$ cat config.mk
export PLATFORM = sky130hd
export DESIGN_NAME = bridge_top
export DESIGN_NICKNAME = bridge_top
export VERILOG_FILES = /design/flow/design.v
export SDC_FILE = /design/flow/constraint.sdc
export NUM_CORES = 4
export LEC_CHECK = 0
export CAP_MARGIN = 20
export CORE_MARGIN = 2
export CORE_UTILIZATION = 72
export CTS_CLUSTER_DIAMETER = 105
export CTS_CLUSTER_SIZE = 78
export PLACE_DENSITY = 0.38
export SETUP_SLACK_MARGIN = 0.57
export SLEW_MARGIN = 20
$ cat constraint.sdc
create_clock -name core_clock -period 1.98 [get_ports {hclk}]
set_input_delay 0.3960 -clock core_clock [delete_from_list [all_inputs] [get_ports {hclk}]]
set_output_delay 0.3960 -clock core_clock [all_outputs]
set_load 0.01 [all_outputs]
$ cat design.v
module ahb_slave(hclk,hresetn,hwrite,hreadyin,htrans,haddr,hwdata,valid,haddr1,haddr2,haddr3,haddr4,hwdata1,hwdata2,hwdata3,hwdata4,hwritereg,hwritereg1,tempselx);
input hclk,hresetn,hwrite,hreadyin;
input [1:0]htrans;
input [31:0]haddr,hwdata; 
output reg valid,hwritereg,hwritereg1;
output reg [2:0]tempselx;
output reg [31:0] haddr1,haddr2,haddr3,haddr4,hwdata1,hwdata2,hwdata3,hwdata4;
always @(posedge hclk)
  begin
    if(!hresetn)
      begin
        haddr1<=0;
        haddr2<=0;
	haddr3<=0;
        haddr4<=0;
      end
    else
      begin
        haddr1<=haddr;
        haddr2<=haddr1;
	haddr3<=haddr2;
	 haddr4<=haddr3;
      end
  end
always @(posedge hclk)
  begin
    if(!hresetn)
      begin
        hwdata1<=0;
        hwdata2<=0;
	hwdata3<=0;
        hwdata4<=0;
      end
    else
      begin
        hwdata1<=hwdata;
        hwdata2<=hwdata1;
	hwdata3<=hwdata2;
        hwdata4<=hwdata3;
      end
  end
always @(posedge hclk)
  begin
    if(!hresetn)
      begin
        hwritereg<=0;
        hwritereg1<=0; 
      end
    else
      begin
        hwritereg<=hwrite;
        hwritereg1<=hwritereg;
      end
  end
always @(*)
  begin
    valid=1'b0;
    if(hreadyin==1 && haddr>=32'h8000_0000 && haddr<32'h8c00_0000 && (htrans==2'b10 || htrans==2'b11))
      valid=1;
    else
      valid=0;
  end
always @(*)
  begin
    tempselx=3'b000;
    if(haddr>=32'h8000_0000 && haddr<32'h8400_0000)
      tempselx=3'b001; 
    else if(haddr>=32'h8400_0000 && haddr<32'h8800_0000)
      tempselx=3'b010; 
    else if(haddr>=32'h8800_0000 && haddr<32'h8c00_0000)
      tempselx=3'b100; 
  end 
endmodule
module apb_controller(hclk,hresetn,hwrite,hwritereg,hwritereg1,haddr1,haddr2,haddr3,haddr4,haddr,hwdata,hwdata1,hwdata2,hwdata3,hwdata4,tempselx,valid,prdata,pwrite,penable,psel,paddr,pwdata,hr_readyout,hresp,hrdata);
input hclk,hresetn,hwrite,hwritereg,hwritereg1,valid;
input[31:0]haddr1,haddr2,haddr3,haddr4,haddr,hwdata1,hwdata2,hwdata3,hwdata4,hwdata,prdata;
input [2:0]tempselx;
output reg hr_readyout,pwrite,penable;
output [1:0]hresp;
output reg [2:0]psel;
output reg [31:0]paddr,pwdata;
output [31:0]hrdata;
reg penable_temp,pwrite_temp,hr_readyout_temp;
reg [2:0]psel_temp;
reg [31:0]paddr_temp,pwdata_temp;
reg [2:0]present,next;
parameter ST_IDLE=3'b000,
          ST_READ=3'b001,
          ST_RENABLE=3'b010,
          ST_WENABLE=3'b011,
          ST_WRITE=3'b100,
          ST_WWAIT=3'b101,
          ST_WRITEP=3'b110,
          ST_WENABLEP=3'b111;
always@(posedge hclk)
  begin
    if(!hresetn)
      present<=ST_IDLE;
    else
      present<=next;
  end
always@ (*)
  begin
    next=ST_IDLE;
    case(present)
      ST_IDLE:
       begin
        if(valid==1 && hwrite==1)
          next=ST_WWAIT;
        else if(valid==1 && hwrite==0)
          next=ST_READ;
        else 
          next=ST_IDLE;
       end
      ST_WWAIT:
       begin
        if(valid)
          next=ST_WRITEP;
        else
          next=ST_WRITE;
       end
      ST_WRITE:
       begin
        if(valid)
          next=ST_WENABLEP;
        else
          next=ST_WENABLE;
       end
      ST_WENABLE:
       begin
        if(valid==1 && hwrite==0)
          next=ST_READ;
        else if(valid==1 && hwrite==1)
          next=ST_WWAIT;
        else if(valid==0)
          next=ST_IDLE;
       end
      ST_READ:next= ST_RENABLE;
      ST_RENABLE:
       begin
        if(valid==1 && hwrite==0)
          next=ST_READ;
        else if(valid==1 && hwrite==1)
          next=ST_WWAIT;
        else if(valid==0)
          next=ST_IDLE;
       end
      ST_WENABLEP:
       begin
        if(hwritereg1==0)
          next=ST_READ;
        else if(valid==1 && hwritereg==1)
          next=ST_WRITEP;
        else if(valid==0 && hwritereg1==1)
          next=ST_WRITE;
       end
      ST_WRITEP: next=ST_WENABLEP;
      default: next=ST_IDLE;
    endcase  
  end
always@(*)
  begin
    case(present)
      ST_IDLE:
       begin
        if(valid==1 && hwrite==0)
         begin
           paddr_temp=haddr;
	   pwdata_temp=hwdata; 
           pwrite_temp=hwrite; 
           psel_temp=tempselx;
           penable_temp=0;
           hr_readyout_temp=0;
         end
        else if(valid==1 && hwrite==1)
         begin
	   paddr_temp=haddr1;
	   pwrite_temp=hwritereg;
	   pwdata_temp=hwdata;
           psel_temp=0;
           penable_temp=0;
           hr_readyout_temp=1;
         end
        else
         begin
	   paddr_temp=haddr1; 
	   pwrite_temp=hwritereg; 
	   pwdata_temp=hwdata1; 
           psel_temp=0;
           penable_temp=0;
           hr_readyout_temp=1'b1;
         end
       end
      ST_READ:
       begin
        if(!hwritereg) 
	  begin
	    paddr_temp=haddr1;
	    pwdata_temp=hwdata; 
	    pwrite_temp=0;
   	    psel_temp=tempselx;
            penable_temp=1;
            hr_readyout_temp = 1'b1;
	   end
	 else 
	   begin
	     paddr_temp=haddr3;
	     pwdata_temp=hwdata3;
	     pwrite_temp=0;
   	     psel_temp=tempselx;
             penable_temp=1;
             hr_readyout_temp = 1'b1;
	   end
       end
      ST_RENABLE:
       begin
        if(valid==1 && hwrite==0)
         begin
           paddr_temp=haddr;
	   pwdata_temp=hwdata; 
           pwrite_temp=hwrite;
           psel_temp=tempselx;
           penable_temp=0;
           hr_readyout_temp=0;
         end
        else if(valid==1 && hwrite==1)
         begin
	   paddr_temp=haddr4;
   	   pwdata_temp=hwdata4;
	   pwrite_temp=0;
           psel_temp=0;
           penable_temp=0;
           hr_readyout_temp=1;
         end
        else
         begin
	   paddr_temp=haddr2;
	   pwdata_temp=hwdata;
	   pwrite_temp=1'b0;
           psel_temp=0;
           penable_temp=0;
           hr_readyout_temp=1; 
         end     
       end 
      ST_WWAIT:
       begin
         if(valid)
	   begin
	     paddr_temp=haddr1;
             pwdata_temp=hwdata;
             pwrite_temp=hwritereg; 
             psel_temp=tempselx;
             penable_temp=0;
             hr_readyout_temp=0; 
	   end
	  else
	    begin
	      paddr_temp=haddr1;
              pwdata_temp=hwdata;
              pwrite_temp=hwritereg; 
              psel_temp=tempselx;
              penable_temp=0;
              hr_readyout_temp=1; 
	    end
       end
      ST_WRITE:
       begin
         if(hwritereg1) 
	   begin
	     paddr_temp=haddr2; 
	     pwdata_temp=hwdata1;
	     psel_temp=tempselx;
	     pwrite_temp=1;
             penable_temp=1;
             hr_readyout_temp=1; 
	   end
	 else 
	   begin
	     paddr_temp=haddr3; 
	     pwdata_temp=hwdata1;
	     psel_temp=tempselx;
	     pwrite_temp=1;
             penable_temp=1;
             hr_readyout_temp=1; 
	   end
       end
      ST_WENABLE: 
       begin
        if(valid==1 && hwrite==0) 
         begin
	   paddr_temp=haddr; 
           pwdata_temp=hwdata; 
	   pwrite_temp=hwritereg;
           psel_temp=0;
           penable_temp=0;
           hr_readyout_temp=1'b0; 
         end
        else if(valid==1 && hwrite==1) 
         begin 
           paddr_temp=haddr1;
	   pwdata_temp=hwdata; 
           pwrite_temp=hwritereg;
           psel_temp=tempselx;
           penable_temp=0;
           hr_readyout_temp=0;
         end
        else
         begin
	   paddr_temp=haddr3;
	   pwdata_temp=hwdata2;
	   pwrite_temp=1;
           psel_temp=0;
           penable_temp=0;
           hr_readyout_temp=1; 
         end 
       end
      ST_WRITEP:
       begin
	 if(hwritereg==0) 
           begin
	     paddr_temp=haddr2; 
	     pwdata_temp=hwdata1;
	     pwrite_temp=1;
	     psel_temp=tempselx;
             penable_temp=1;
             hr_readyout_temp=0;		  
           end
         else if(hwdata2[31:8]!=24'd0) 
           begin
	     paddr_temp=haddr3; 
	     pwdata_temp=hwdata1;
	     pwrite_temp=1;
	     psel_temp=tempselx;
             penable_temp=1;
             hr_readyout_temp=1;           
           end 
      else 
       begin
         paddr_temp=haddr2;
	 pwdata_temp=hwdata1;
	 pwrite_temp=1;
	 psel_temp=tempselx;
         penable_temp=1;
         hr_readyout_temp=1; 
       end
      end
      ST_WENABLEP:
       begin
         if(valid==0 && hwritereg1==1)
	   begin
	     paddr_temp=haddr2;
             pwdata_temp=hwdata;
             pwrite_temp=hwritereg1; 
             psel_temp=tempselx;
             penable_temp=0;
             hr_readyout_temp=1'b1; 
	   end
	  else if(valid==1 && hwritereg==1)
	    begin
              paddr_temp=haddr2;
              pwdata_temp=hwdata;
              pwrite_temp=hwritereg1; 
              psel_temp=tempselx;
              penable_temp=0;
              hr_readyout_temp=0; 
	    end
	   else  
	     begin
               paddr_temp=haddr2;
               pwdata_temp=hwdata2;
               pwrite_temp=hwritereg1; 
               psel_temp=tempselx;
               penable_temp=0;
               hr_readyout_temp=0;			
	     end 
       end
    endcase
  end
always @(posedge hclk)
  begin
    if(!hresetn)
      begin
        paddr<=0;
        pwdata<=0;
        pwrite<=0;
        psel<=0;
        penable<=0;
        hr_readyout<=1;
      end
    else
      begin
        paddr<=paddr_temp;
        pwdata<=pwdata_temp;
        pwrite<=pwrite_temp;
        psel<=psel_temp;
        penable<=penable_temp;
        hr_readyout<=hr_readyout_temp;
      end
  end
  assign hrdata=prdata; 
  assign hresp=0; 
endmodule
module bridge_top(hclk,hresetn,hwrite,haddr,hwdata,hreadyin,htrans,prdata,pwrite,penable,psel,paddr,pwdata,hrdata,hr_readyout,hresp);
input hclk,hresetn,hwrite,hreadyin;
input [1:0]htrans;
input [31:0]haddr,hwdata,prdata;
output pwrite,penable,hr_readyout;
output [1:0]hresp;
output [2:0]psel;
output [31:0]paddr,pwdata,hrdata;
wire [31:0] hwdata1,hwdata2,hwdata3,hwdata4,haddr1,haddr2,haddr3,haddr4,prdata;
wire [2:0]tempselx;
wire valid,hwritereg,hwritereg1;
ahb_slave ahb_sl(hclk,hresetn,hwrite,hreadyin,htrans,haddr,hwdata,valid,haddr1,haddr2,haddr3,haddr4,hwdata1,hwdata2,hwdata3,hwdata4,hwritereg,hwritereg1,tempselx);
apb_controller apb_c(hclk,hresetn,hwrite,hwritereg,hwritereg1,haddr1,haddr2,haddr3,haddr4,haddr,hwdata,hwdata1,hwdata2,hwdata3,hwdata4,tempselx,valid,prdata,pwrite,penable,psel,paddr,pwdata,hr_readyout,hresp,hrdata);
endmodule
$ cat run.sh
#!/bin/bash
# the make line also repeats each setting of config.mk as NAME=value (left out here)
make -C /OpenROAD-flow-scripts/flow DESIGN_CONFIG=/design/flow/config.mk WORK_HOME=/design/flow/orfs CLKGATE_MAP_FILE= finish
==> reports/results.txt, run 1 <==
sequential cell area fraction in the yosys report - 44.6%
Top non-seq family - simple AND/OR/NAND/NOR gates
RePlAce Congestion - 0.856
Mux area share - 8.34%
CTS H-tree lvls - 1
Adder Share, Synth - 0%
Mapped Avg Cell Area - 9.22 um^2
Core Area - 0.0204 mm^2
XOR Share, Synth - 0.0581%
Post-CTS Hold Buffers - 0
yosys aoi share - 19.4%
placed cell count - 1984
ys async rst share - 0%
DPL Wire Length - 25100 um
simple-gate share of the synthesized area - 21.0%
failing step - global routing
Die Y - 149 um
synth cell count leaders - 336 x dfxtp_1, 261 x and2_1, 221 x nand2_1, 110 x clkbuf_1, 76 x mux2i_1
number of cell rows - 52
full die area - 0.0221 mm^2
yosys warning tally - 2
FP Core Util - 74.0%
Largest type area fraction - 44.6%
IO buf count - 138
status - did not finish
CTS buffer count - 11
Post-Syn Area - 0.0151 mm^2
top cells by area, synth - dfxtp_1 45%, and2_1 11%, nand2_1 5.5%
Yosys top cell by instances - dfxtp_1
count of cell types in the netlist - 60
Post-synth regs - 336
Top Ports - 206
Post-Synthesis Cells - 1634
die width - 149 um
Yosys chip area - 0.0151 mm^2
ys cells - 1634
Synth area leader - dfxtp_1
root buffer cell - clkbuf_16
Clock Path Buffers - 3
number of synthesized flops with an enable pin - 0
clock sink count - 336
Top FF cell, synth - dfxtp_1
[per-stage QoR]
stage               instance area (um^2)  setup WS (ns)
floorplan                          15300         0.0789
CTS                                18600        -0.0792
global placement                   17200         -0.577
detailed placement                 17200         -0.678
[timing repair]
item | 4_1_cts
setup buffers | 31
gates resized | 469
cloned | 14
endpoints found under the setup margin | 147
pin swaps | 75
==> run 2: changes to the inputs <==
Settings changed: CAP_MARGIN 20 to 15, CTS_CLUSTER_DIAMETER 105 to 199, CTS_CLUSTER_SIZE 78 to default, GPL_ROUTABILITY_DRIVEN from default to 0, MAX_ROUTING_LAYER from default to met4, PLACE_DENSITY 0.38 to 0.36, SETUP_SLACK_MARGIN 0.57 to default.
Clock period 1.98 ns to 1.89 ns, I/O delays scaled along.
==> reports/results.txt, run 2 <==
status - complete, but fails checks
violated checks - negative setup slack
Die Y - 149 um
Clk. pwr - 6.79 mW
drt total wl - 58200 um
Mapped Avg Cell Area - 9.22 um^2
R2R setup slack - -0.40 ns
ys cells - 1634
Synth area leader - dfxtp_1
Post-Syn Area - 0.0151 mm^2
Leakage - 7.23 nW
CTS tree - yes
Least-Margin Pin Slew - 0.805 ns
DPL Wire Length - 25400 um
final setup vio count - 53
worst-path cell chain - nor4_2 -> nand4_2 -> buf_6 -> o31ai_4 -> buf_6 -> a22oi_2 -> a221oi_1
Top FF cell, synth - dfxtp_1
comb pwr - 1.33 mW
clock sink count - 336
ANT nets after route - 0
vias in the first global route - 14500
largest net degree at the start of global routing - 113
total chip power - 15.7 mW
Logic pwr share - 8.5%
clock power share - 43.3%
Worst path depth - 7
via count - 15600
Pint - 11.9 mW
IO buf count - 138
RSZ-0062 raised after global routing - true
type of the tightest min-delay check - primary input to flop
yosys aoi share - 19.4%
Final Max Slew Viols - 0
first-pass GRT wire length - 77400 um
Via density - 7.51
DR pass1 iterations - 11
Sequential Power Share - 48.2%
Core Area - 0.0204 mm^2
Crit path required time - 2.31 ns
Top Ports - 206
Log Warnings - 34
sequential group power - 7.57 mW
Critical Path End - apb_c.paddr[23]
clk ins delay skew pair - 0.55 ns
Layout area overhead - 26.6%
CP bufs+invs - 2
NetSw - 3.78 mW
Yosys chip area - 0.0151 mm^2
Mux area share - 8.34%
sequential cell area fraction in the yosys report - 44.6%
number of cell rows - 52
Worst Setup End Kind - flop
Critical Path Start - ahb_sl.hwdata2[27]
top cells by area, synth - dfxtp_1 45%, and2_1 11%, nand2_1 5.5%
placed cell area - 0.0172 mm^2
placed cell count - 1992
worst r2r path cells - 7
count of cell types in the netlist - 60
final hold vios - 0
HP Start - haddr[29]
family with the most delay on the worst path - AND-OR/OR-AND gates
Avg WL per Cell - 28.0 um
full die area - 0.0221 mm^2
max_cap viols - 0
Slew headroom - 45.9%
Reg clk slew, reported paths - 0.07 ns
number of synthesized flops with an enable pin - 0
Clock Path Buffers - 3
most used cell, CP - buf_6
Post-Synthesis Cells - 1634
crit path setup slack, layout - -0.399 ns
Top non-seq family - simple AND/OR/NAND/NOR gates
yosys warning tally - 2
fin crit share - 121%
starting DRC count in detailed routing - 2945
Crit Path Max Fanout - 5
final std cells w/o fill - 2076
Hold EP - ahb_sl.haddr1[29]
CTS H-tree lvls - 2
hold path depth - 2
CTS buffer count - 35
root buffer cell - clkbuf_16
GRT overflow - 0
die width - 149 um
skew final - 0.0315 ns
Worst Path Arrival - 2.71 ns
DRC Markers - 0
sw frac - 24.1%
minimum clock period - 2.29 ns
Reg-to-Reg Start - ahb_sl.hwdata2[27]
Adder Share, Synth - 0%
Yosys top cell by instances - dfxtp_1
fmax - 437 MHz
CP Class - flop to flop
All-Layer GR Usage - 44.8%
antenna violations before repair - 1
Worst R2R End - apb_c.paddr[23]
Post-synth regs - 336
Final nets - 1888
synth cell count leaders - 336 x dfxtp_1, 261 x and2_1, 221 x nand2_1, 110 x clkbuf_1, 76 x mux2i_1
Post-CTS Hold Buffers - 0
FP Core Util - 74.0%
Cell Pwr Density - 823 mW/mm^2
critical path's largest stage delay - 0.42 ns
Top Consumer - sequential cells
Startpoint Class - flop
Largest type area fraction - 44.6%
simple-gate share of the synthesized area - 21.0%
ys async rst share - 0%
VDD IR max - 0.832 mV
Finished Cell Area - 0.0191 mm^2
Slowest-stage cell, CP - nor4_2
XOR Share, Synth - 0.0581%
## run 2: metal layers
metal | wire length, um | track usage, %
met1 | 19000 | 53.5
met2 | 25900 | 70.9
met3 | 7910 | 9.05
met4 | 5420 | 26.0
met5 | 0 | -
## run 2: cell type report
class                      instances  area [um^2]
multi-input combinational       1106         7720
sequential                       336         6750
timing repair buffer             299         3140
fill                             664         1290
clock buffer                      53         1050
tap                              270          338
clock inverter                     3         40.0
inverter                           8         30.0
antenna                            1         2.50
## run 2: repair_timing
action / 4_1_cts / 5_1_grt
resized: 69 / 69
gates cloned: 4 / 2
endpoints found under the setup margin: 66 / 64
pin swaps: 21 / 60
setup buffers: 17 / 4
## run 2: metrics by stage
stage | hold WS [ns] | setup WS (ns) | TNS [ns] | utilization (%)
after detailed placement | 0.441 | -0.826 | -48.07 | 84.4
after global placement | 0.437 | -0.691 | -40.22 | 84.4
final | 0.0847 | -0.399 | -8.23 | 93.6
after global routing | 0.106 | -0.503 | -8.87 | 93.6
after CTS | 0.117 | -0.0175 | -0.0465 | 92.0
after floorplan | 0.430 | -0.0531 | -0.0531 | -
==> run 3: changes to the inputs <==
Settings changed: CAP_MARGIN 15 to 10, CORE_UTILIZATION 72 to 40, CTS_CLUSTER_DIAMETER 199 to default, MAX_ROUTING_LAYER met4 to default, PLACE_DENSITY 0.36 to default.
Clock period 1.89 ns to 4.0 ns, I/O delays scaled along.
==> reports/results.txt, run 3 <==
first-pass GRT wire length - 67000 um
worst r2r path cells - 7
Critical Path End - apb_c.paddr[28]
CTS H-tree lvls - 2
Avg WL per Cell - 19.3 um
Post-Syn Area - 0.0151 mm^2
Critical Path Start - ahb_sl.hwritereg
minimum clock period - 3.01 ns
Leakage - 6.46 nW
fmax - 332 MHz
R2R setup slack - 0.99 ns
Top Consumer - sequential cells
number of cell rows - 71
final hold vios - 0
Die Y - 198 um
CP bufs+invs - 2
DR pass1 iterations - 9
DRC Markers - 0
sequential cell area fraction in the yosys report - 44.6%
Reg-to-Reg Start - ahb_sl.hwritereg
Synth area leader - dfxtp_1
Clk. pwr - 3.46 mW
post_cts resized - 0
Layout area overhead - 17.8%
clock power share - 46.1%
Crit Path Max Fanout - 14
Worst Path Arrival - 3.44 ns
Slew headroom - 22.4%
crit path setup slack, layout - 0.992 ns
top cells by area, synth - dfxtp_1 45%, and2_1 11%, nand2_1 5.5%
Top Ports - 206
GR Util met2 - 35.8%
CP Class - flop to flop
Startpoint Class - flop
Reg clk slew, reported paths - 0.06 ns
clock sink count - 336
post-CTS setup buffers - 0
CTS buffer count - 39
WHS - 0.449 ns
met3 usage - 3.75%
sw frac - 22.7%
Mux area share - 8.34%
Adder Share, Synth - 0%
status - finished clean
hold path depth - 2
VDD IR max - 0.302 mV
IO buf count - 138
Slowest-stage cell, CP - or2_1
Post-CTS Hold Buffers - 0
root buffer cell - clkbuf_16
Post-synth regs - 336
Hold EP - ahb_sl.haddr3[28]
Top non-seq family - simple AND/OR/NAND/NOR gates
Final Max Slew Viols - 0
clk ins delay skew pair - 0.54 ns
Via density - 5.68
Crit path required time - 4.44 ns
All-Layer GR Usage - 21.4%
largest net degree at the start of global routing - 173
die width - 198 um
Final nets - 1768
Yosys chip area - 0.0151 mm^2
Log Warnings - 29
Cell Pwr Density - 422 mW/mm^2
CTS tree - yes
FP Core Util - 40.3%
Placement Setup Slack - 0.604 ns
Sequential Power Share - 47.4%
drt total wl - 42400 um
most used cell, CP - buf_4
Top FF cell, synth - dfxtp_1
Pint - 5.79 mW
family with the most delay on the worst path - simple AND/OR/NAND/NOR gates
count of cell types in the netlist - 60
fillers - 3505
ANT nets after route - 0
HP Start - ahb_sl.haddr2[28]
Yosys top cell by instances - dfxtp_1
GRT overflow - 0
XOR Share, Synth - 0.0581%
setup_tns - 0 ns
Worst Setup End Kind - flop
critical path's largest stage delay - 0.55 ns
skew final - 0.0166 ns
starting DRC count in detailed routing - 1112
simple-gate share of the synthesized area - 21.0%
worst-path cell chain - buf_4 -> and2_2 -> or2_1 -> o31a_1 -> buf_4 -> a222oi_1 -> a211oi_1
final setup vio count - 0
Largest type area fraction - 44.6%
Logic pwr share - 6.5%
via count - 12500
max_cap viols - 0
Mapped Avg Cell Area - 9.22 um^2
full die area - 0.0392 mm^2
Worst path depth - 7
DPL Wire Length - 24100 um
number of diodes - 0
Worst R2R End - apb_c.paddr[28]
vias in the first global route - 12500
ys cells - 1634
fin crit share - 75.2%
type of the tightest min-delay check - flop to flop
yosys aoi share - 19.4%
RSZ-0062 raised after global routing - false
Core Area - 0.0374 mm^2
Post-Synthesis Cells - 1634
busiest grt layer - met2
met1 usage - 27.5%
comb pwr - 0.484 mW
yosys warning tally - 2
Clock Path Buffers - 3
number of synthesized flops with an enable pin - 0
sequential group power - 3.55 mW
Least-Margin Pin Slew - 1.16 ns
NetSw - 1.70 mW
synth cell count leaders - 336 x dfxtp_1, 261 x and2_1, 221 x nand2_1, 110 x clkbuf_1, 76 x mux2i_1
ys async rst share - 0%
antenna violations before repair - 2
run 3: routing by layer:
| metal | routed length, um | vias up |
|---|---|---|
| li1 | - | 5919 |
| met1 | 18500 | 6021 |
| met2 | 19900 | 489 |
| met3 | 3020 | 85 |
| met4 | 901 | 4 |
| met5 | 30 | - |
run 3: final cells by class:
cell class                      count  area, um^2  area share, %
Tap cell                          511         639           3.60
Clock inverter                      8         105          0.592
Sequential cell                   336        6730           37.9
Clock buffer                       59        1130           6.38
Multi-Input combinational cell   1106        7390           41.7
Timing Repair Buffer              175        1720           9.68
Inverter                            8        30.0          0.169
run 3: stage by stage:
stage	std cells	total power, mW	cell area [um^2]	util, %
after floorplan	1635	3.88	15100	-
after global placement	2136	4.10	16500	44.2
after detailed placement	2136	4.11	16500	44.2
after CTS	2203	7.58	17800	47.5
after global routing	2203	7.78	17800	47.5
final	2203	7.49	17800	47.5
==> run 4: changes to the inputs <==
Settings changed: ABC_AREA from default to 1, CAP_MARGIN 10 to 20, CELL_PAD_IN_SITES_GLOBAL_PLACEMENT from default to 3, CORE_ASPECT_RATIO from default to 0.64, CORE_UTILIZATION 40 to 68, CTS_CLUSTER_DIAMETER from default to 159, GPL_ROUTABILITY_DRIVEN 0 to default, TNS_END_PERCENT from default to 55.
==> reports/results.txt, run 4 <==
status - did not finish
failing step - global placement without I/O
Err - [ERROR GPL-0301] Utilization 174.647 % exceeds 100%.
Core Area - 0.0230 mm^2
Adder Share, Synth - 0%
Mapped Avg Cell Area - 6.45 um^2
Yosys chip area - 0.0161 mm^2
full die area - 0.0249 mm^2
Top non-seq family - simple AND/OR/NAND/NOR gates
Largest type area fraction - 41.8%
Post-Syn Area - 0.0161 mm^2
yosys warning tally - 2
XOR Share, Synth - 0%
ys cells - 2491
ys async rst share - 0%
top cells by area, synth - dfxtp_1 42%, nand2_1 16%, inv_1 11%
number of synthesized flops with an enable pin - 0
Top FF cell, synth - dfxtp_1
synth cell count leaders - 666 x nand2_1, 475 x inv_1, 336 x dfxtp_1, 287 x nor2_1, 174 x o21ai_0
FP Core Util - 70.0%
yosys aoi share - 13.2%
Yosys top cell by instances - nand2_1
Mux area share - 0%
simple-gate share of the synthesized area - 28.1%
Synth area leader - dfxtp_1
Post-Synthesis Cells - 2491
Die Y - 127 um
die width - 196 um
count of cell types in the netlist - 34
number of cell rows - 44
Post-synth regs - 336
sequential cell area fraction in the yosys report - 41.8%
==> run 5: changes to the inputs <==
Settings changed: ABC_AREA 1 to default, CELL_PAD_IN_SITES_GLOBAL_PLACEMENT 3 to default, CORE_ASPECT_RATIO 0.64 to default, CORE_UTILIZATION 68 to 72, CTS_CLUSTER_DIAMETER 159 to 203, TNS_END_PERCENT 55 to default.
Clock period 4.0 ns to 1.98 ns, I/O delays scaled along.
==> reports/results.txt, run 5 <==
crit path setup slack, layout - -0.0966 ns
number of synthesized flops with an enable pin - 0
Avg WL per Cell - 24.3 um
DR pass1 iterations - 10
count of cell types in the netlist - 60
status - complete, but fails checks
starting DRC count in detailed routing - 2504
max_cap viols - 0
minimum clock period - 2.08 ns
full die area - 0.0221 mm^2
clock power share - 43.6%
violated checks - negative setup slack
vias in the first global route - 14000
Worst Setup End Kind - flop
Crit path required time - 2.35 ns
Yosys top cell by instances - dfxtp_1
top cells by area, synth - dfxtp_1 45%, and2_1 11%, nand2_1 5.5%
Core Area - 0.0204 mm^2
drt total wl - 50500 um
skew final - 0.0125 ns
Critical Path Start - ahb_sl.hwritereg
Top Consumer - sequential cells
Layout area overhead - 24.9%
Log Warnings - 31
via count - 14700
first-pass GRT wire length - 73800 um
hold path depth - 3
DRC Markers - 0
comb pwr - 1.23 mW
root buffer cell - clkbuf_16
type of the tightest min-delay check - primary input to flop
Worst R2R End - apb_c.paddr[24]
Crit Path Max Fanout - 14
Cell Pwr Density - 795 mW/mm^2
family with the most delay on the worst path - buffers and inverters
CP bufs+invs - 4
simple-gate share of the synthesized area - 21.0%
clk ins delay skew pair - 0.52 ns
antenna violations before repair - 0
clock sink count - 336
Synth area leader - dfxtp_1
HP Start - hresetn
critical path's largest stage delay - 0.34 ns
total chip power - 15.0 mW
Top FF cell, synth - dfxtp_1
Die Y - 149 um
CTS tree - yes
CP Class - flop to flop
sequential group power - 7.21 mW
Post-Synthesis Cells - 1634
Adder Share, Synth - 0%
IO buf count - 138
Reg clk slew, reported paths - 0.06 ns
GRT overflow - 0
Final nets - 1882
Reg-to-Reg Start - ahb_sl.hwritereg
fin crit share - 105%
DPL Wire Length - 25000 um
largest net degree at the start of global routing - 83
ys cells - 1634
ys async rst share - 0%
R2R setup slack - -0.1 ns
Top Ports - 206
fmax - 482 MHz
die width - 149 um
Yosys chip area - 0.0151 mm^2
worst-path cell chain - buf_4 -> and2_4 -> or2_1 -> o31a_1 -> buf_4 -> buf_12 -> buf_4 -> nand2_1 -> a41oi_1
VDD IR max - 0.786 mV
Util after Layout - 92.4%
yosys aoi share - 19.4%
All-Layer GR Usage - 41.2%
Post-CTS Hold Buffers - 0
Post-synth regs - 336
RePlAce Congestion - 0.909
Logic pwr share - 8.2%
yosys warning tally - 2
Startpoint Class - flop
number of cell rows - 52
Post-Syn Area - 0.0151 mm^2
Sequential Power Share - 48.2%
ANT nets after route - 0
NetSw - 3.59 mW
Critical Path End - apb_c.paddr[24]
final hold vios - 0
Hold EP - apb_c.paddr[11]
Pint - 11.4 mW
Top non-seq family - simple AND/OR/NAND/NOR gates
CTS H-tree lvls - 2
sequential cell area fraction in the yosys report - 44.6%
CTS buffer count - 35
Final Max Slew Viols - 0
worst r2r path cells - 9
Worst path depth - 9
Largest type area fraction - 44.6%
Worst Path Arrival - 2.45 ns
Clock Path Buffers - 3
most used cell, CP - buf_4
final setup vio count - 14
number of diodes - 0
FP Core Util - 74.0%
sw frac - 24.0%
Slowest-stage cell, CP - dfxtp_2
synth cell count leaders - 336 x dfxtp_1, 261 x and2_1, 221 x nand2_1, 110 x clkbuf_1, 76 x mux2i_1
Mux area share - 8.34%
Leakage - 7.21 nW
Clk. pwr - 6.53 mW
Mapped Avg Cell Area - 9.22 um^2
RSZ-0062 raised after global routing - true
Via density - 7.11
XOR Share, Synth - 0.0581%
-- run 5: area by class of cell --
class                      instances  area (um^2)
tap                              270          338
clock inverter                    12          114
multi-input combinational       1106         7620
timing repair buffer             293         2990
fill                             751         1540
clock buffer                      48          985
inverter                           8         30.0
sequential                       336         6740
-- run 5: repair_timing --
item                       in CTS  in global routing
gates resized                  37                 43
pin swaps                      27                 19
gates cloned                    3                  0
buffers inserted               11                  9
hold endpoints to repair        0                  0
setup endpoints to repair      63                 62
-- run 5: per-stage QoR --
stage / worst slack (ns) / hold WS, ns / TNS, ns / instances / instance area (um^2)
finish: -0.0966 / 0.277 / -0.496 / 2073 / 18800
global route: -0.158 / 0.295 / -1.73 / 2073 / 18800
CTS: -0.0243 / 0.257 / -0.0364 / 2064 / 18600
detailed placement: -0.737 / 0.442 / -44.38 / 1990 / 17200
global placement: -0.636 / 0.436 / -39.71 / 1990 / 17200
floorplan: 0.0107 / 0.430 / 0 / 1635 / 15100
-- run 5: metal layers --
metal | share of wire [%] | GRT usage, %
met5 | 0 | 0
met1 | 35 | 51.0
met4 | 6.6 | 23.2
met2 | 46 | 67.8
met3 | 13 | 8.01
==> run 6: changes to the inputs <==
Settings changed: ABC_AREA from default to 1, CAP_MARGIN 20 to 15, CORE_UTILIZATION 72 to 70, CTS_CLUSTER_DIAMETER 203 to 238, GPL_ROUTABILITY_DRIVEN from default to 1, MAX_ROUTING_LAYER from default to met4.
Clock period 1.98 ns to 1.7 ns, I/O delays scaled along.
==> reports/results.txt, run 6 <==
Top FF cell, synth - dfxtp_1
Synth area leader - dfxtp_1
ys cells - 2491
Mux area share - 0%
XOR Share, Synth - 0%
Post-Synthesis Cells - 2491
synth cell count leaders - 666 x nand2_1, 475 x inv_1, 336 x dfxtp_1, 287 x nor2_1, 174 x o21ai_0
yosys warning tally - 2
count of cell types in the netlist - 34
RePlAce Congestion - 0.897
Post-synth regs - 336
Core Area - 0.0226 mm^2
simple-gate share of the synthesized area - 28.1%
status - did not finish
clock sink count - 336
IO buf count - 138
Top non-seq family - simple AND/OR/NAND/NOR gates
sequential cell area fraction in the yosys report - 41.8%
ys async rst share - 0%
number of synthesized flops with an enable pin - 0
number of cell rows - 55
failing step - global routing
die width - 156 um
FP Core Util - 71.2%
Mapped Avg Cell Area - 6.45 um^2
Top Ports - 206
yosys aoi share - 13.2%
Yosys top cell by instances - nand2_1
Largest type area fraction - 41.8%
Die Y - 156 um
Adder Share, Synth - 0%
CTS buffer count - 36
Clock Path Buffers - 3
Yosys chip area - 0.0161 mm^2
Post-Syn Area - 0.0161 mm^2
Post-CTS Hold Buffers - 0
top cells by area, synth - dfxtp_1 42%, nand2_1 16%, inv_1 11%
root buffer cell - clkbuf_16
DPL Wire Length - 28100 um
CTS H-tree lvls - 2
full die area - 0.0242 mm^2
==> run 6: metrics by stage <==
stage	power (mW)	setup TNS (ns)	setup slack (ns)	std cells	area, um^2
after detailed placement	9.82	-52.72	-0.793	2860	18200
after CTS	17.4	-1.43	-0.0918	2974	20400
after floorplan	9.23	0	0.0581	2492	16100
after global placement	9.78	-49.03	-0.722	2860	18200
==> run 6: repair_timing <==
| item | 4_1_cts |
|---|---|
| setup buffers | 35 |
| cloned | 17 |
| endpoints found under the setup margin | 116 |
| pin swaps | 29 |
| gates resized | 154 |
==> run 7: changes to the inputs <==
Settings changed: ABC_AREA 1 to 0, CAP_MARGIN 15 to 20, CTS_CLUSTER_DIAMETER 238 to default, CTS_CLUSTER_SIZE from default to 39, GPL_TIMING_DRIVEN from default to 1, MAX_ROUTING_LAYER met4 to met5, PLACE_DENSITY_LB_ADDON from default to 0.21, SETUP_SLACK_MARGIN from default to 0.85, SLEW_MARGIN 20 to 10, TNS_END_PERCENT from default to 55.
Clock period 1.7 ns to 3.2 ns, I/O delays scaled along.
==> reports/results.txt, run 7 <==
final setup vio count - 0
max_cap viols - 0
Startpoint Class - flop
die width - 151 um
VDD IR max - 0.586 mV
ANT nets after route - 0
hold path depth - 1
Hold EP - ahb_sl.hwdata4[9]
R2R setup slack - 0.88 ns
family with the most delay on the worst path - buffers and inverters
Leakage - 6.60 nW
NetSw - 2.04 mW
DRC Markers - 0
clock sink count - 336
root buffer cell - clkbuf_16
Comb area - 0.00743 mm^2
Reg-to-Reg Start - apb_c.present[6]
Worst Setup End Kind - flop
sequential group power - 4.45 mW
All-Layer GR Usage - 35.1%
first-pass GRT wire length - 64600 um
number of cell rows - 53
simple-gate share of the synthesized area - 21.0%
yosys aoi share - 19.4%
Mapped Avg Cell Area - 9.22 um^2
placed cell count - 1913
Cell Pwr Density - 509 mW/mm^2
DR pass1 iterations - 15
antenna violations before repair - 0
Log Warnings - 31
sequential cell area fraction in the yosys report - 44.6%
minimum clock period - 2.32 ns
critical path's largest stage delay - 0.65 ns
Clock Path Buffers - 3
fillers - 1210
top cells by area, synth - dfxtp_1 45%, and2_1 11%, nand2_1 5.5%
count of cell types in the netlist - 60
Largest type area fraction - 44.6%
Top non-seq family - simple AND/OR/NAND/NOR gates
Least-Margin Pin Slew - 1.00 ns
Yosys top cell by instances - dfxtp_1
synth cell count leaders - 336 x dfxtp_1, 261 x and2_1, 221 x nand2_1, 110 x clkbuf_1, 76 x mux2i_1
Top Consumer - sequential cells
final hold vios - 0
Avg WL per Cell - 20.9 um
Worst path depth - 5
worst-path cell chain - inv_1 -> buf_4 -> a311oi_1 -> a211oi_1 -> a21oi_1
RePlAce Congestion - 0.819
comb pwr - 0.625 mW
clk ins delay skew pair - 0.51 ns
yosys warning tally - 2
type of the tightest min-delay check - flop to flop
Critical Path End - apb_c.paddr[31]
final std cells w/o fill - 1987
Worst R2R End - apb_c.paddr[31]
Synth area leader - dfxtp_1
Final nets - 1791
CTS buffer count - 36
Post-synth regs - 336
Logic pwr share - 7.0%
Crit Path Max Fanout - 25
Adder Share, Synth - 0%
CP Class - flop to flop
crit path setup slack, layout - 0.876 ns
status - finished clean
DPL Wire Length - 22700 um
Top Ports - 206
Mux area share - 8.34%
CTS H-tree lvls - 2
fin crit share - 72.6%
worst r2r path cells - 5
Slew headroom - 33.2%
starting DRC count in detailed routing - 1708
Yosys chip area - 0.0151 mm^2
Sequential Power Share - 49.5%
Layout area overhead - 17.2%
number of diodes - 0
Top FF cell, synth - dfxtp_1
Via density - 6.64
vias in the first global route - 12800
Placement Setup Slack - 0.0297 ns
ys cells - 1634
number of synthesized flops with an enable pin - 0
HP Start - ahb_sl.hwdata3[9]
skew final - 0.0132 ns
CP bufs+invs - 2
XOR Share, Synth - 0.0581%
Worst Path Arrival - 2.75 ns
Critical Path Start - apb_c.present[6]
largest net degree at the start of global routing - 185
RSZ-0062 raised after global routing - true
GRT overflow - 0
CTS tree - yes
fmax - 430 MHz
setup_tns - 0 ns
clock power share - 43.6%
sw frac - 22.7%
ys async rst share - 0%
Reg clk slew, reported paths - 0.06 ns
Crit path required time - 3.62 ns
Clk. pwr - 3.92 mW
Core Area - 0.0211 mm^2
Post-Synthesis Cells - 1634
Post-Syn Area - 0.0151 mm^2
storage element area - 0.00673 mm^2
IO buf count - 138
FP Core Util - 71.5%
Pint - 6.95 mW
full die area - 0.0227 mm^2
Slowest-stage cell, CP - dfxtp_2
via count - 13200
Final Max Slew Viols - 0
Die Y - 151 um
drt total wl - 41600 um
## run 7: timing repair
item	4_1_cts	5_1_grt
pin swaps	2	1
gates resized	7	10
setup endpoints to repair	62	64
buffers inserted	2	8
gates cloned	1	2
hold buffers	0	0
## run 7: cell type report
cell class	count	area share, %
multi-input cells	1107	42.1
clock inverters	6	0.170
flip-flops and latches	336	38.1
well taps	275	1.95
inverters	8	0.170
repair buffers	200	11.4
clock buffers	55	6.08
## run 7: stage by stage
step                hold WS (ns)  total power [mW]  instance area (um^2)  utilization, %
detailed placement         0.442              5.12                 16400            77.5
CTS                        0.458              8.97                 17500            83.1
finish                     0.457              8.99                 17700            83.7
global route               0.470              9.24                 17700            83.7
floorplan                  0.430              4.85                 15100               -
global placement           0.437              5.11                 16400            77.5
## run 7: routing by layer
metal / track usage, % / routed length, um / vias up
li1: - / - / 5957
met1: 44.4 / 15900 / 6256
met2: 59.3 / 20100 / 833
met3: 5.27 / 4370 / 140
met4: 16.2 / 1260 / 0
met5: 0 / 0 / -
==> run 8: changes to the inputs <==
Settings changed: ABC_AREA 0 to 1, CELL_PAD_IN_SITES_GLOBAL_PLACEMENT from default to 2, CORE_ASPECT_RATIO from default to 0.64, CORE_UTILIZATION 70 to 68, CTS_CLUSTER_DIAMETER from default to 159, CTS_CLUSTER_SIZE 39 to 90, GPL_ROUTABILITY_DRIVEN 1 to default, GPL_TIMING_DRIVEN 1 to default, MAX_ROUTING_LAYER met5 to default, PLACE_DENSITY_LB_ADDON 0.21 to default, SETUP_SLACK_MARGIN 0.85 to default, SLEW_MARGIN 10 to 20.
Clock period 3.2 ns to 2.38 ns, I/O delays scaled along.
==> reports/results.txt, run 8 <==
Post-Syn Area - 0.0161 mm^2
Top FF cell, synth - dfxtp_1
simple-gate share of the synthesized area - 28.1%
FP Core Util - 70.0%
Synth area leader - dfxtp_1
Post-synth regs - 336
XOR Share, Synth - 0%
Yosys top cell by instances - nand2_1
yosys aoi share - 13.2%
top cells by area, synth - dfxtp_1 42%, nand2_1 16%, inv_1 11%
Die Y - 127 um
Top non-seq family - simple AND/OR/NAND/NOR gates
Core Area - 0.0230 mm^2
die width - 196 um
Post-Synthesis Cells - 2491
sequential cell area fraction in the yosys report - 41.8%
number of synthesized flops with an enable pin - 0
Yosys chip area - 0.0161 mm^2
status - did not finish
full die area - 0.0249 mm^2
ys cells - 2491
Err - [ERROR GPL-0301] Utilization 144.827 % exceeds 100%.
yosys warning tally - 2
ys async rst share - 0%
Largest type area fraction - 41.8%
Adder Share, Synth - 0%
count of cell types in the netlist - 34
synth cell count leaders - 666 x nand2_1, 475 x inv_1, 336 x dfxtp_1, 287 x nor2_1, 174 x o21ai_0
number of cell rows - 44
Mapped Avg Cell Area - 6.45 um^2
failing step - global placement without I/O
Mux area share - 0%
==> run 9: changes to the inputs <==
Settings changed: ABC_AREA 1 to default, CAP_MARGIN 20 to 10, CELL_PAD_IN_SITES_DETAIL_PLACEMENT from default to 2, CELL_PAD_IN_SITES_GLOBAL_PLACEMENT 2 to default, CORE_ASPECT_RATIO 0.64 to 0.89, CORE_UTILIZATION 68 to 29, CTS_CLUSTER_DIAMETER 159 to default, CTS_CLUSTER_SIZE 90 to 13, GPL_ROUTABILITY_DRIVEN from default to 0, PLACE_DENSITY from default to 0.88, SLEW_MARGIN 20 to 5, TNS_END_PERCENT 55 to 35.
Clock period 2.38 ns to 4.0 ns, I/O delays scaled along.
==> reports/results.txt, run 9 <==
status - finished clean
final hold vios - 0
CTS buffer count - 37
Critical Path End - apb_c.paddr[4]
first-pass GRT wire length - 103000 um
yosys warning tally - 2
Crit Path Max Fanout - 53
Placement Setup Slack - 0.284 ns
max_cap viols - 0
GRT overflow - 0
clk ins delay skew pair - 0.56 ns
Worst R2R End - apb_c.paddr[4]
via count - 13900
Clock Path Buffers - 3
Mapped Avg Cell Area - 9.22 um^2
HP Start - ahb_sl.hwdata3[27]
root buffer cell - clkbuf_16
Top FF cell, synth - dfxtp_1
number of synthesized flops with an enable pin - 0
skew final - 0.0248 ns
ANT nets after route - 0
Top Ports - 206
Post-synth regs - 336
synth cell count leaders - 336 x dfxtp_1, 261 x and2_1, 221 x nand2_1, 110 x clkbuf_1, 76 x mux2i_1
Post-Synthesis Cells - 1634
CP Class - primary input to flop
Pint - 5.73 mW
type of the tightest min-delay check - flop to flop
top cells by area, synth - dfxtp_1 45%, and2_1 11%, nand2_1 5.5%
fin crit share - 93.5%
Slowest-stage cell, CP - buf_4
Reg clk slew, reported paths - 0.07 ns
Hold EP - ahb_sl.hwdata4[27]
Yosys chip area - 0.0151 mm^2
WHS - 0.476 ns
Largest type area fraction - 44.6%
Slew headroom - 17.6%
placed cell count - 2299
drt total wl - 69000 um
simple-gate share of the synthesized area - 21.0%
die width - 246 um
final std cells w/o fill - 2369
RSZ-0062 raised after global routing - false
XOR Share, Synth - 0.0581%
Post-Syn Area - 0.0151 mm^2
DRC Markers - 0
hold path depth - 1
minimum clock period - 3.74 ns
Via density - 5.88
Core Area - 0.0511 mm^2
Startpoint Class - primary input
All-Layer GR Usage - 25.0%
Critical Path Start - haddr[27]
Final nets - 1760
IO buf count - 138
yosys aoi share - 19.4%
largest net degree at the start of global routing - 184
Cell Pwr Density - 431 mW/mm^2
CP bufs+invs - 2
Die Y - 219 um
Post-CTS Hold Buffers - 0
ys cells - 1634
Util after Layout - 35.0%
Avg WL per Cell - 29.1 um
sequential cell area fraction in the yosys report - 44.6%
FP Core Util - 29.5%
Least-Margin Pin Slew - 1.24 ns
antenna violations before repair - 6
Adder Share, Synth - 0%
fillers - 5526
Yosys top cell by instances - dfxtp_1
Sequential Power Share - 46.5%
Top Consumer - sequential cells
Logic pwr share - 7.1%
post_cts resized - 0
ys async rst share - 0%
Synth area leader - dfxtp_1
Worst Path Arrival - 4.09 ns
Top non-seq family - simple AND/OR/NAND/NOR gates
clock power share - 46.4%
CTS tree - yes
DR pass1 iterations - 8
crit path setup slack, layout - 0.260 ns
VDD IR max - 0.250 mV
CTS H-tree lvls - 2
vias in the first global route - 15500
sequential group power - 3.59 mW
worst r2r path cells - 6
fmax - 267 MHz
sw frac - 25.7%
setup_tns - 0 ns
critical path's largest stage delay - 0.69 ns
comb pwr - 0.551 mW
final setup vio count - 0
Clk. pwr - 3.57 mW
DPL Wire Length - 40300 um
Crit path required time - 4.35 ns
Mux area share - 8.34%
worst-path cell chain - clkdlybuf4s50_1 -> and2_1 -> nor3_4 -> buf_4 -> mux2i_1 -> o211a_1 -> a31oi_1
family with the most delay on the worst path - buffers and inverters
Leakage - 6.43 nW
Worst Setup End Kind - flop
number of cell rows - 78
full die area - 0.0538 mm^2
count of cell types in the netlist - 60
starting DRC count in detailed routing - 1310
post-CTS setup buffers - 0
Worst path depth - 7
NetSw - 1.98 mW
Layout area overhead - 18.8%
Reg-to-Reg Start - apb_c.present[4]
clock sink count - 336
Final Max Slew Viols - 0
Log Warnings - 29
R2R setup slack - 0.51 ns
[run 9: final cells by class]
cell class | instances | area [um^2] | share of cell area, %
inverters | 8 | 30.0 | 0.168
multi-input cells | 1106 | 7390 | 41.3
flip-flops and latches | 336 | 6730 | 37.6
diodes | 4 | 10.0 | 0.0559
well taps | 680 | 851 | 4.75
repair buffers | 169 | 1660 | 9.27
clock buffers | 50 | 1080 | 6.01
clock inverters | 16 | 150 | 0.839
[run 9: routing by layer]
metal | wire (um) | track usage (%) | vias up
li1 | - | - | 5887
met1 | 26400 | 28.9 | 7022
met2 | 33200 | 42.2 | 735
met3 | 4310 | 4.60 | 287
met4 | 4950 | 17.1 | 2
met5 | 13 | 0 | -
[run 9: stage by stage]
step,power [mW],cell area [um^2]
2_1_floorplan,3.88,15100
6_report,7.71,17900
5_1_grt,7.90,17900
4_1_cts,7.71,17900
3_3_place_gp,4.09,16700
3_5_place_dp,4.16,16700
==> run 10: changes to the inputs <==
Settings changed: ABC_AREA from default to 1, CAP_MARGIN 10 to 20, CELL_PAD_IN_SITES_DETAIL_PLACEMENT 2 to default, CORE_ASPECT_RATIO 0.89 to default, CORE_UTILIZATION 29 to 72, CTS_CLUSTER_DIAMETER from default to 203, CTS_CLUSTER_SIZE 13 to default, GPL_ROUTABILITY_DRIVEN 0 to default, HOLD_SLACK_MARGIN from default to -0.09, PLACE_DENSITY 0.88 to default, SLEW_MARGIN 5 to 20, TNS_END_PERCENT 35 to default.
Clock period 4.0 ns to 1.77 ns, I/O delays scaled along.
==> reports/results.txt, run 10 <==
Reg clk slew, reported paths - 0.07 ns
Post-synth regs - 336
status - complete, but fails checks
setup_tns - -6.93 ns
die width - 153 um
Worst Setup End Kind - flop
IO buf count - 138
max_cap viols - 0
Top Ports - 206
Hold EP - ahb_sl.haddr1[30]
WHS - 0.104 ns
HP Start - haddr[30]
Post-Synthesis Cells - 2491
hold path depth - 3
Top FF cell, synth - dfxtp_1
minimum clock period - 2.61 ns
crit path setup slack, layout - -0.841 ns
sequential cell area fraction in the yosys report - 41.8%
Yosys top cell by instances - nand2_1
Yosys chip area - 0.0161 mm^2
Top non-seq family - simple AND/OR/NAND/NOR gates
Slowest-stage cell, CP - o21ai_0
Adder Share, Synth - 0%
DPL Wire Length - 28100 um
total chip power - 17.7 mW
synth cell count leaders - 666 x nand2_1, 475 x inv_1, 336 x dfxtp_1, 287 x nor2_1, 174 x o21ai_0
Cell Pwr Density - 853 mW/mm^2
fmax - 383 MHz
Top Consumer - sequential cells
worst-path cell chain - clkdlybuf4s15_1 -> nor3_4 -> nand4_4 -> buf_12 -> nand2_4 -> o21ai_4 -> buf_12 -> clkbuf_16 -> o21ai_0 -> nor2_1 -> nor2_1 -> nor2_1
Sequential Power Share - 45.5%
critical path's largest stage delay - 0.88 ns
Reg-to-Reg Start - ahb_sl.hwritereg1
Crit path required time - 2.19 ns
type of the tightest min-delay check - primary input to flop
Clk. pwr - 8.00 mW
final hold vios - 0
CTS tree - yes
drt total wl - 71200 um
RSZ-0062 raised after global routing - true
number of cell rows - 54
final setup vio count - 71
Largest type area fraction - 41.8%
Worst R2R End - apb_c.pwdata[30]
fin crit share - 148%
CP bufs+invs - 4
worst r2r path cells - 9
FP Core Util - 73.4%
NetSw - 4.56 mW
family with the most delay on the worst path - AND-OR/OR-AND gates
Die Y - 153 um
ANT nets after route - 0
Worst path depth - 12
yosys aoi share - 13.2%
Critical Path Start - haddr[28]
Post-CTS Hold Buffers - 0
via count - 20000
Pint - 13.1 mW
starting DRC count in detailed routing - 4284
Core Area - 0.0219 mm^2
Final Max Slew Viols - 0
sequential group power - 8.05 mW
GRT overflow - 0
simple-gate share of the synthesized area - 28.1%
largest net degree at the start of global routing - 75
clock power share - 45.2%
Critical Path End - apb_c.pwdata[30]
Synth area leader - dfxtp_1
Crit Path Max Fanout - 11
number of synthesized flops with an enable pin - 0
ys async rst share - 0%
yosys warning tally - 2
skew final - 0.0249 ns
Slew headroom - 23.4%
Avg WL per Cell - 24.0 um
Post-Syn Area - 0.0161 mm^2
Startpoint Class - primary input
RePlAce Congestion - 0.874
antenna violations before repair - 4
clk ins delay skew pair - 0.54 ns
Util after Layout - 94.7%
Logic pwr share - 9.2%
full die area - 0.0235 mm^2
Log Warnings - 30
sw frac - 25.8%
Leakage - 10.9 nW
CP Class - primary input to flop
VDD IR max - 1.04 mV
count of cell types in the netlist - 34
CTS H-tree lvls - 2
violated checks - negative setup slack
Final nets - 2757
top cells by area, synth - dfxtp_1 42%, nand2_1 16%, inv_1 11%
DRC Markers - 0
Worst Path Arrival - 3.03 ns
clock sink count - 336
Least-Margin Pin Slew - 1.14 ns
CTS buffer count - 36
Mapped Avg Cell Area - 6.45 um^2
root buffer cell - clkbuf_16
XOR Share, Synth - 0%
Layout area overhead - 29.0%
All-Layer GR Usage - 40.6%
comb pwr - 1.64 mW
ys cells - 2491
first-pass GRT wire length - 78700 um
Mux area share - 0%
DR pass1 iterations - 15
Via density - 6.76
most used cell, CP - nor2_1
Clock Path Buffers - 3
vias in the first global route - 16600
R2R setup slack - -0.63 ns
-- run 10: repair_timing --
action / in CTS / in global routing
pin swaps: 9 / 83
buffers inserted: 9 / 27
gates resized: 36 / 175
cloned: 2 / 18
setup endpoints to repair: 70 / 75
-- run 10: layout make-up --
cell class / instances / area (um^2)
tap: 280 / 350
multi-input combinational: 1499 / 7080
fill: 658 / 1150
antenna: 4 / 10.0
inverter: 485 / 1830
sequential: 336 / 6760
clock inverter: 11 / 130
timing repair buffer: 297 / 3520
clock buffer: 52 / 1070
-- run 10: per-layer routing --
layer	track usage [%]	up-vias	part of all wire (%)
li1	-	7886	-
met5	0	-	0.097
met4	20.6	6	12
met2	69.1	2374	41
met3	7.91	1033	18
met1	49.2	8729	30
-- run 10: per-stage QoR --
step	worst slack [ns]	area (um^2)	instances
after floorplan	0.114	16100	2492
after global placement	-0.492	18100	2842
after detailed placement	-0.585	18100	2842
after CTS	0.00258	19500	2916
after global routing	-0.706	20700	2960
final	-0.841	20700	2964
==> run 11: changes to the inputs <==
Settings changed: ABC_AREA 1 to default, CAP_MARGIN 20 to 35, CELL_PAD_IN_SITES_GLOBAL_PLACEMENT from default to 0, CORE_UTILIZATION 72 to 24, CTS_CLUSTER_DIAMETER 203 to 325, GPL_ROUTABILITY_DRIVEN from default to 1, GPL_TIMING_DRIVEN from default to 1, HOLD_SLACK_MARGIN -0.09 to default, MIN_ROUTING_LAYER from default to met1, PLACE_DENSITY_LB_ADDON from default to 0.12, SETUP_SLACK_MARGIN from default to 0.94, TNS_END_PERCENT from default to 45.
Clock period 1.77 ns to 3.17 ns, I/O delays scaled along.
==> reports/results.txt, run 11 <==
status - finished clean
full die area - 0.0648 mm^2
critical path's largest stage delay - 0.58 ns
VDD IR max - 0.326 mV
count of cell types in the netlist - 60
Top non-seq family - simple AND/OR/NAND/NOR gates
final hold vios - 0
setup_tns - 0 ns
Post-Synthesis Cells - 1634
Slowest-stage cell, CP - clkdlybuf4s50_1
Via density - 4.93
yosys aoi share - 19.4%
ys cells - 1634
top cells by area, synth - dfxtp_1 45%, and2_1 11%, nand2_1 5.5%
number of diodes - 0
Sequential Power Share - 44.3%
Hold EP - ahb_sl.haddr1[28]
Worst Setup End Kind - primary output
first-pass GRT wire length - 78000 um
Avg WL per Cell - 20.0 um
yosys warning tally - 2
WHS - 0.414 ns
Worst path depth - 1
Least-Margin Pin Slew - 0.853 ns
fmax - 458 MHz
sequential group power - 4.49 mW
root buffer cell - clkbuf_16
Post-CTS Hold Buffers - 0
Cell Pwr Density - 531 mW/mm^2
Synth area leader - dfxtp_1
Worst Path Arrival - 1.55 ns
DRC Markers - 0
placed cell count - 2493
XOR Share, Synth - 0.0581%
Critical Path End - penable
final setup vio count - 0
Slew headroom - 43.1%
Clk. pwr - 4.97 mW
comb pwr - 0.664 mW
DPL Wire Length - 30200 um
Post-synth regs - 336
worst r2r path cells - 6
DR pass1 iterations - 10
fin crit share - 68.9%
vias in the first global route - 12600
drt total wl - 51600 um
skew final - 0.0259 ns
hold path depth - 2
total chip power - 10.1 mW
Mapped Avg Cell Area - 9.22 um^2
R2R setup slack - 0.99 ns
number of synthesized flops with an enable pin - 0
number of cell rows - 91
synth cell count leaders - 336 x dfxtp_1, 261 x and2_1, 221 x nand2_1, 110 x clkbuf_1, 76 x mux2i_1
Yosys top cell by instances - dfxtp_1
CTS tree - yes
clock power share - 49.1%
Reg-to-Reg Start - apb_c.present[6]
Adder Share, Synth - 0%
HP Start - haddr[28]
Top Ports - 206
max_cap viols - 0
Reg clk slew, reported paths - 0.05 ns
Worst R2R End - apb_c.pwdata[2]
Startpoint Class - flop
sw frac - 23.5%
CTS buffer count - 43
CTS H-tree lvls - 2
Placement Setup Slack - -0.0342 ns
CP bufs+invs - 1
final std cells w/o fill - 2583
Critical Path Start - apb_c.penable
Post-Syn Area - 0.0151 mm^2
clk ins delay skew pair - 0.57 ns
Log Warnings - 29
die width - 255 um
clock sink count - 336
IO buf count - 138
RSZ-0062 raised after global routing - true
ANT nets after route - 0
Largest type area fraction - 44.6%
via count - 12700
sequential cell area fraction in the yosys report - 44.6%
simple-gate share of the synthesized area - 21.0%
RePlAce Congestion - 0.744
antenna violations before repair - 2
Core Area - 0.0619 mm^2
Pint - 7.75 mW
minimum clock period - 2.19 ns
Logic pwr share - 6.6%
Final nets - 1816
crit path setup slack, layout - 0.985 ns
Layout area overhead - 26.6%
NetSw - 2.37 mW
GRT overflow - 0
family with the most delay on the worst path - buffers and inverters
Final Max Slew Viols - 0
worst-path cell chain - clkdlybuf4s50_1
type of the tightest min-delay check - primary input to flop
Top FF cell, synth - dfxtp_1
FP Core Util - 24.3%
Mux area share - 8.34%
CP Class - flop to primary output
largest net degree at the start of global routing - 83
starting DRC count in detailed routing - 882
All-Layer GR Usage - 15.6%
Die Y - 255 um
Crit Path Max Fanout - 1
Leakage - 6.91 nW
Top Consumer - the clock network
ys async rst share - 0%
Yosys chip area - 0.0151 mm^2
Clock Path Buffers - 3
Crit path required time - 2.54 ns
-- run 11: cell type report --
| class | count | area, um^2 |
|---|---|---|
| Inverter | 8 | 30.0 |
| Timing Repair Buffer | 219 | 2330 |
| Sequential cell | 336 | 6740 |
| Tap cell | 837 | 1050 |
| Clock buffer | 67 | 1300 |
| Fill cell | 6485 | 42900 |
| Clock inverter | 10 | 125 |
| Multi-Input combinational cell | 1106 | 7510 |
-- run 11: routing by layer --
layer / GRT usage (%) / up-vias / routed length, um
li1: - / 6021 / -
met1: 20.3 / 6275 / 23400
met2: 26.0 / 364 / 24200
met3: 2.73 / 79 / 2720
met4: 5.16 / 4 / 1200
met5: 0 / - / 29
-- run 11: timing repair --
action | CTS | global route
setup endpoints to repair | 67 | 65
cloned | 0 | 2
setup buffers | 6 | 5
resized | 28 | 23
pin swaps | 9 | 5
-- run 11: through the flow --
stage / cell area [um^2] / util [%]
floorplan: 15100 / -
finish: 19100 / 30.8
global placement: 17300 / 28.0
detailed placement: 17400 / 28.0
CTS: 18900 / 30.6
global route: 19100 / 30.8
==> run 12: changes to the inputs <==
Settings changed: ABC_AREA from default to 1, CAP_MARGIN 35 to 15, CELL_PAD_IN_SITES_GLOBAL_PLACEMENT 0 to default, CORE_ASPECT_RATIO from default to 0.91, CORE_UTILIZATION 24 to 67, CTS_CLUSTER_DIAMETER 325 to 368, GPL_ROUTABILITY_DRIVEN 1 to 0, GPL_TIMING_DRIVEN 1 to default, MAX_ROUTING_LAYER from default to met4, MIN_ROUTING_LAYER met1 to default, PLACE_DENSITY from default to 0.67, PLACE_DENSITY_LB_ADDON 0.12 to default, SETUP_SLACK_MARGIN 0.94 to 0.46, TNS_END_PERCENT 45 to default.
Clock period 3.17 ns to 1.85 ns, I/O delays scaled along.
==> reports/results.txt, run 12 <==
Critical Path End - apb_c.pwdata[31]
Startpoint Class - flop
Mapped Avg Cell Area - 6.45 um^2
type of the tightest min-delay check - primary input to flop
Post-Syn Area - 0.0161 mm^2
HP Start - haddr[29]
fillers - 995
NetSw - 4.15 mW
placed cell area - 0.0180 mm^2
Crit path required time - 2.25 ns
yosys aoi share - 13.2%
Final Max Slew Viols - 0
hold path depth - 3
Layout area overhead - 34.6%
Sequential Power Share - 46.5%
FP Core Util - 67.6%
Cell Pwr Density - 766 mW/mm^2
Top FF cell, synth - dfxtp_1
Worst R2R End - apb_c.pwdata[31]
Adder Share, Synth - 0%
metal2 WL - 28400 um
yosys warning tally - 2
final hold vios - 0
violated checks - negative setup slack
Worst Setup End Kind - flop
family with the most delay on the worst path - simple AND/OR/NAND/NOR gates
Final nets - 2763
number of synthesized flops with an enable pin - 0
Critical Path Start - apb_c.present[5]
fin crit share - 116%
vias in the first global route - 17300
Clock Path Buffers - 3
Pint - 12.4 mW
Clk. pwr - 7.37 mW
Reg clk slew, reported paths - 0.07 ns
crit path setup slack, layout - -0.305 ns
CTS tree - yes
IO buf count - 138
via count - 19300
Mux area share - 0%
Reg-to-Reg Start - apb_c.present[5]
total chip power - 16.6 mW
Slowest-stage cell, CP - dfxtp_4
Finished Cell Area - 0.0216 mm^2
root buffer cell - clkbuf_16
Synth area leader - dfxtp_1
Top Consumer - sequential cells
sequential group power - 7.70 mW
CP bufs+invs - 5
Die Y - 152 um
DPL Wire Length - 27900 um
Logic pwr share - 9.1%
clock power share - 44.5%
Top Ports - 206
count of cell types in the netlist - 34
die width - 166 um
skew final - 0.0188 ns
simple-gate share of the synthesized area - 28.1%
VDD IR max - 0.959 mV
DRC Markers - 0
Post-synth regs - 336
worst r2r path cells - 13
max_cap viols - 0
minimum clock period - 2.15 ns
status - complete, but fails checks
RSZ-0062 raised after global routing - true
critical path's largest stage delay - 0.41 ns
number of cell rows - 54
All-Layer GR Usage - 44.8%
CTS buffer count - 35
Worst Path Arrival - 2.56 ns
Core Area - 0.0238 mm^2
GRT overflow - 0
Largest type area fraction - 41.8%
ys cells - 2491
Met1 Wirelength - 21300 um
DR pass1 iterations - 14
sequential cell area fraction in the yosys report - 41.8%
Top non-seq family - simple AND/OR/NAND/NOR gates
top cells by area, synth - dfxtp_1 42%, nand2_1 16%, inv_1 11%
largest net degree at the start of global routing - 62
comb pwr - 1.50 mW
Worst path depth - 13
Hold EP - ahb_sl.haddr1[29]
synth cell count leaders - 666 x nand2_1, 475 x inv_1, 336 x dfxtp_1, 287 x nor2_1, 174 x o21ai_0
Leakage - 11.7 nW
Post-Synthesis Cells - 2491
final setup vio count - 62
clk ins delay skew pair - 0.53 ns
most used cell, CP - nor2_1
CP Class - flop to flop
highest routed layer - met4
XOR Share, Synth - 0%
ys async rst share - 0%
R2R setup slack - -0.30 ns
Crit Path Max Fanout - 7
Placement Setup Slack - -0.611 ns
full die area - 0.0252 mm^2
Slew headroom - 57.8%
Yosys chip area - 0.0161 mm^2
Log Warnings - 32
first-pass GRT wire length - 88000 um
fmax - 464 MHz
drt total wl - 68800 um
worst-path cell chain - inv_2 -> nand4_1 -> nor3_4 -> buf_12 -> buf_12 -> buf_12 -> buf_16 -> nor2_1 -> o21ai_1 -> nor2_1 -> nand2_1 -> nor2_1 -> nor2_1
met3 WL post-DR - 11300 um
Yosys top cell by instances - nand2_1
Least-Margin Pin Slew - 0.634 ns
Avg WL per Cell - 23.0 um
CTS H-tree lvls - 2
clock sink count - 336
antenna violations before repair - 2
starting DRC count in detailed routing - 3636
sw frac - 25.1%
ANT nets after route - 0
Via density - 6.44
run 12: through the flow:
stage                     utilization [%]  setup TNS (ns)  cells  hold slack [ns]
after floorplan                         -               0   2492            0.407
after global placement               75.9          -32.18   2853            0.412
after detailed placement             75.9          -36.95   2853            0.415
after CTS                            87.4               0   2978           0.0409
after global routing                 91.0           -8.57   2993           0.0366
final                                91.0           -7.08   2993           0.0303
run 12: routing by layer:
metal,global-route usage [%],vias to the layer above
li1,-,7887
met1,51.3,8342
met2,71.8,2143
met3,8.65,903
met4,31.3,0
met5,-,-
run 12: final cells by class:
type,instances,area (um^2),area share (%)
multi-input combinational,1499,7490,34.6
inverter,485,1870,8.62
sequential,336,6790,31.4
antenna,2,5.00,0.0231
tap,308,385,1.78
clock buffer,54,1090,5.04
clock inverter,5,77.6,0.359
timing repair buffer,304,3930,18.2
run 12: what timing repair did:
action                                  in CTS  in global routing
buffers inserted                            42                  9
endpoints found under the setup margin     144                136
resized                                    225                295
cloned                                      24                  4
endpoints found under the hold margin        0                  0
pin swaps                                   59                 96
hold buffers                                 0                  0
Power is estimated from default activity; no workload was simulated.
